// ALU
module ALU #(
    parameter DATA_W = 32
)
(
    input                       i_clk,    
    input                       i_rst_n,  
    input                       i_valid,  
    input [DATA_W - 1 : 0]      i_A,      
    input [DATA_W - 1 : 0]      i_B,      
    input [         2 : 0]      i_inst,   
    output [2*DATA_W - 1 : 0]   o_data,   
    output                      o_done    
);
Settings: LEC_CHECK=0, CAP_MARGIN=40, CELL_PAD_IN_SITES_GLOBAL_PLACEMENT=2, CORE_ASPECT_RATIO=0.5, CORE_MARGIN=2, CORE_UTILIZATION=36, CTS_CLUSTER_DIAMETER=351, CTS_CLUSTER_SIZE=60, SLEW_MARGIN=20; clock period 7.0 ns.
run.sh (not shown) runs the stock make flow with config.mk's settings and CLKGATE_MAP_FILE=.
Next try:
==> flow/config.mk (replaced) <==
export PLATFORM = sky130hd
export DESIGN_NAME = ALU
export DESIGN_NICKNAME = ALU
export VERILOG_FILES = /design/flow/design.v
export SDC_FILE = /design/flow/constraint.sdc
export NUM_CORES = 4
export LEC_CHECK = 0
export CAP_MARGIN = 20
export CORE_MARGIN = 2
export CORE_UTILIZATION = 19
export SLEW_MARGIN = 20
==> flow/constraint.sdc (replaced) <==
create_clock -name core_clock -period 5.15 [get_ports {i_clk}]
set_input_delay 1.0300 -clock core_clock [delete_from_list [all_inputs] [get_ports {i_clk}]]
set_output_delay 1.0300 -clock core_clock [all_outputs]
set_load 0.01 [all_outputs]
After rerunning: Routed wire length is lower by 0.86%; setup slack got worse by 1.6 ns; register-to-register slack gets worse by 1.6 ns; critical path depth stays the same; final area is higher by 4.2%; count of clock-buffer cells in the layout came out lower by 1; non-clock buffer count went up by 23; power came out higher by 36%.
Next try:
--- a/flow/config.mk
+++ b/flow/config.mk
@@ -10 +10,4 @@
-export CORE_UTILIZATION = 19
+export CORE_UTILIZATION = 70
+export CTS_CLUSTER_DIAMETER = 36
+export CTS_CLUSTER_SIZE = 35
+export SETUP_SLACK_MARGIN = 1.38
==> flow/constraint.sdc (replaced) <==
create_clock -name core_clock -period 4.96 [get_ports {i_clk}]
set_input_delay 0.9920 -clock core_clock [delete_from_list [all_inputs] [get_ports {i_clk}]]
set_output_delay 0.9920 -clock core_clock [all_outputs]
set_load 0.01 [all_outputs]
After rerunning: The new run ran to the end with no violations. Count of clock-buffer cells in the layout is higher by 3. Via count climbs by 10%. Utilization rose by 60 points. Total power is higher by about 9%. Hold slack improved by 0.033 ns. Final area goes down by about 0.65%. Area after synthesis stays the same. Sequential share of layout area rose by 0.28 points. Worst setup slack gets better by 0.51 ns. Critical path depth went down by 1.
Next try:
--- a/flow/config.mk
+++ b/flow/config.mk
@@ -11,3 +11,2 @@
-export CTS_CLUSTER_DIAMETER = 36
-export CTS_CLUSTER_SIZE = 35
-export SETUP_SLACK_MARGIN = 1.38
+export CTS_CLUSTER_DIAMETER = 79
+export CTS_CLUSTER_SIZE = 40
@@ -14,0 +14 @@
+export TNS_END_PERCENT = 65
==> flow/constraint.sdc (replaced) <==
create_clock -name core_clock -period 3.59 [get_ports {i_clk}]
set_input_delay 0.7180 -clock core_clock [delete_from_list [all_inputs] [get_ports {i_clk}]]
set_output_delay 0.7180 -clock core_clock [all_outputs]
set_load 0.01 [all_outputs]
After rerunning: Now the flow finished but fails on negative setup slack; combinational power came out higher by 43%; area after synthesis does not change; register-to-register slack loses 1.3 ns; wire length fell by 0.86%; via count rose by 1.6%; worst setup slack degrades by 1.3 ns; count of clock-buffer cells in the layout decreases by 3; core utilization increases by 0.99 points.
Next try:
--- a/flow/config.mk
+++ b/flow/config.mk
@@ -10,3 +10,3 @@
-export CORE_UTILIZATION = 70
-export CTS_CLUSTER_DIAMETER = 79
-export CTS_CLUSTER_SIZE = 40
+export CORE_UTILIZATION = 68
+export CTS_CLUSTER_DIAMETER = 29
+export CTS_CLUSTER_SIZE = 37
@@ -14 +13,0 @@
-export TNS_END_PERCENT = 65
==> flow/constraint.sdc (replaced) <==
create_clock -name core_clock -period 3.49 [get_ports {i_clk}]
set_input_delay 0.6980 -clock core_clock [delete_from_list [all_inputs] [get_ports {i_clk}]]
set_output_delay 0.6980 -clock core_clock [all_outputs]
set_load 0.01 [all_outputs]
The new run produced a layout that fails on negative setup slack.
Cell area rose by 1.4%.
Utilization fell by 1.4 points.
Wire length stays flat.
Via count rose by 0.83%.
Power rose by 4.9%.
Clock-buffer cell count rose by 2.
Fmax rose by 6.0%.
Sequential share of layout area fell by 0.25 points.
Non-clock buffer count rose by 18.
Setup slack gets better by 0.11 ns.
Next try:
--- a/flow/config.mk
+++ b/flow/config.mk
@@ -10,3 +10,5 @@
-export CORE_UTILIZATION = 68
-export CTS_CLUSTER_DIAMETER = 29
-export CTS_CLUSTER_SIZE = 37
+export CORE_UTILIZATION = 71
+export CTS_CLUSTER_DIAMETER = 79
+export CTS_CLUSTER_SIZE = 40
+export PLACE_DENSITY_LB_ADDON = 0.28
+export SETUP_SLACK_MARGIN = 0.49
@@ -13,0 +16 @@
+export TNS_END_PERCENT = 65
==> flow/constraint.sdc (replaced) <==
create_clock -name core_clock -period 3.59 [get_ports {i_clk}]
set_input_delay 0.7180 -clock core_clock [delete_from_list [all_inputs] [get_ports {i_clk}]]
set_output_delay 0.7180 -clock core_clock [all_outputs]
set_load 0.01 [all_outputs]
After rerunning:
- The changed run stopped in global routing (5_1_grt) with GRT-0116
- synthesized area does not change
- die size shrinks by 4.1%
- synthesized cell count is unchanged
No activity file was given, so power comes from the tool's default toggle rates.
